==> flow/design.v (excerpt) <==
module axi_stream_insert_header #(
    parameter DATA_WD = 32,
    parameter DATA_BYTE_WD = DATA_WD / 8,
    parameter BYTE_CNT_WD = $clog2(DATA_BYTE_WD)
) (
    input clk,
    input rst_n,
    input valid_in,
    input [DATA_WD-1 : 0] data_in,
    input [DATA_BYTE_WD-1 : 0] keep_in,
    input last_in,
    output ready_in,
    output valid_out,
    output [DATA_WD-1 : 0] data_out,
    output [DATA_BYTE_WD-1 : 0] keep_out,
    output last_out,
    input ready_out,
    input valid_insert,
    input [DATA_WD-1 : 0] header_insert,
    input [DATA_BYTE_WD-1 : 0] keep_insert,
    input [BYTE_CNT_WD : 0] byte_insert_cnt,
    output ready_insert
);
make LEC_CHECK=0 ABC_AREA=1 CAP_MARGIN=20 CORE_MARGIN=2 CORE_UTILIZATION=72 CTS_CLUSTER_DIAMETER=94 CTS_CLUSTER_SIZE=40 PLACE_DENSITY_LB_ADDON=0.3 SETUP_SLACK_MARGIN=-0.27 SLEW_MARGIN=20 TNS_END_PERCENT=5 finish   # period 2.83 ns
run.sh (not shown) runs the stock make flow with config.mk's settings and CLKGATE_MAP_FILE=.
The first run completed and failed the layout checks on setup timing.
Change:
- ABC_AREA: 1 -> default
- CORE_UTILIZATION: 72 -> 66
- CTS_CLUSTER_DIAMETER: 94 -> default
- CTS_CLUSTER_SIZE: 40 -> default
- PLACE_DENSITY: default -> 0.6
- PLACE_DENSITY_LB_ADDON: 0.3 -> default
- SETUP_SLACK_MARGIN: -0.27 -> default
- TNS_END_PERCENT: 5 -> default
- clock period: 2.83 -> 4.29 ns (I/O delays scaled with it)
Outcome: The changed run finished with timing, DRC and antenna clean. First-iteration DRC count fell by 38%. Routed wire length fell by 18%. Via count fell by 22%. Register-to-register slack gets better by 1.4 ns. Final cell count fell by 23%. Sequential share of layout area rose by 2.8 points. Total power fell by 43%. Cell area fell by 7.7%. Clock power fell by 37%.

Setup of harbor:
Starting RTL as in the previous note.
make LEC_CHECK=0 CAP_MARGIN=20 CORE_ASPECT_RATIO=1.02 CORE_MARGIN=9 CORE_UTILIZATION=50 CTS_CLUSTER_SIZE=40 HOLD_SLACK_MARGIN=0.04 PLACE_DENSITY_LB_ADDON=0.21 SLEW_MARGIN=20 finish   # period 8.94 ns
harbor finished all stages; the layout is clean.
The following lists how zinc was set up differently from harbor:
# harbor
export LEC_CHECK = 0
export CAP_MARGIN = 20
export CORE_ASPECT_RATIO = 1.02
export CORE_MARGIN = 9
export CORE_UTILIZATION = 50
export CTS_CLUSTER_SIZE = 40
export HOLD_SLACK_MARGIN = 0.04
export PLACE_DENSITY_LB_ADDON = 0.21
export SLEW_MARGIN = 20
create_clock -name core_clock -period 8.94 [get_ports {clk}]
# zinc
export LEC_CHECK = 0
export ABC_AREA = 1
export CAP_MARGIN = 20
export CORE_MARGIN = 2
export CORE_UTILIZATION = 72
export CTS_CLUSTER_DIAMETER = 25
export CTS_CLUSTER_SIZE = 40
export PLACE_DENSITY = 0.7
export SETUP_SLACK_MARGIN = 0.83
export SLEW_MARGIN = 20
create_clock -name core_clock -period 2.83 [get_ports {clk}]
Results
Of harbor and zinc, just one finished clean: harbor. The flow ended early for zinc: it failed with a tool error in global routing. Compared with harbor, in zinc floorplan die width fell by 20%, synthesized area went up by 870 sq um. Compared with harbor, zinc shows a floorplan core density that is 23 points higher. AND-OR/OR-AND gates as the dominant kind of combinational cell was reported by harbor, and simple AND/OR/NAND/NOR gates by zinc. Looking at final estimated routing congestion in global placement, zinc sits above harbor. Of harbor and zinc, the higher instance area at placement belongs to zinc.
Here is what was changed in the inputs of indigo compared with zinc.
# zinc
export LEC_CHECK = 0
export ABC_AREA = 1
export CAP_MARGIN = 20
export CORE_MARGIN = 2
export CORE_UTILIZATION = 72
export CTS_CLUSTER_DIAMETER = 25
export CTS_CLUSTER_SIZE = 40
export PLACE_DENSITY = 0.7
export SETUP_SLACK_MARGIN = 0.83
export SLEW_MARGIN = 20
create_clock -name core_clock -period 2.83 [get_ports {clk}]
# indigo
export LEC_CHECK = 0
export CAP_MARGIN = 20
export CORE_MARGIN = 2
export CORE_UTILIZATION = 47
export PLACE_DENSITY = 0.6
export SLEW_MARGIN = 20
create_clock -name core_clock -period 4.76 [get_ports {clk}]
Notes after the runs:
The flow did not stop early for indigo: all stages ran, and the layout cleared the timing, design-rule and antenna checks.
Relative to zinc, the die outline width measured on indigo has increased by more than 10%.
Going from zinc to indigo, the portion of the post-synthesis area used by sequential elements was found to have gone up by 3.1 points.
indigo against zinc: height of the die shows an increase of about 19%, chip area in the Yosys report went down 7.1%, final weighted congestion in routability-driven placement went down by about 14%, mean instance size in the synthesized netlist has increased, post-CTS resize count decreased by 228 relative to the old numbers.
Changes observed in indigo relative to zinc: die area increased about 40%; number of instances in the synthesized netlist decreased 27%; area after synthesis decreased 870 sq um.
#### Input delta (delta over indigo)
# indigo
export LEC_CHECK = 0
export CAP_MARGIN = 20
export CORE_MARGIN = 2
export CORE_UTILIZATION = 47
export PLACE_DENSITY = 0.6
export SLEW_MARGIN = 20
create_clock -name core_clock -period 4.76 [get_ports {clk}]
# delta
export LEC_CHECK = 0
export CAP_MARGIN = 20
export CORE_MARGIN = 2
export CORE_UTILIZATION = 63
export CTS_CLUSTER_DIAMETER = 345
export CTS_CLUSTER_SIZE = 17
export PLACE_DENSITY = 0.6
export SLEW_MARGIN = 20
create_clock -name core_clock -period 3.64 [get_ports {clk}]
Findings:
Diff indigo -> delta | post-route cell area | up by a few percent. Clock network area share is lower on delta. delta finished all stages; however, its layout fails the closing checks, the failures being setup timing. Routed wire length per instance: delta vs indigo up 0.30 um. Re period utilization: indigo was lower than delta. Core utilization at floorplan on delta is up relative to indigo.
No activity file was given, so power comes from the tool's default toggle rates.
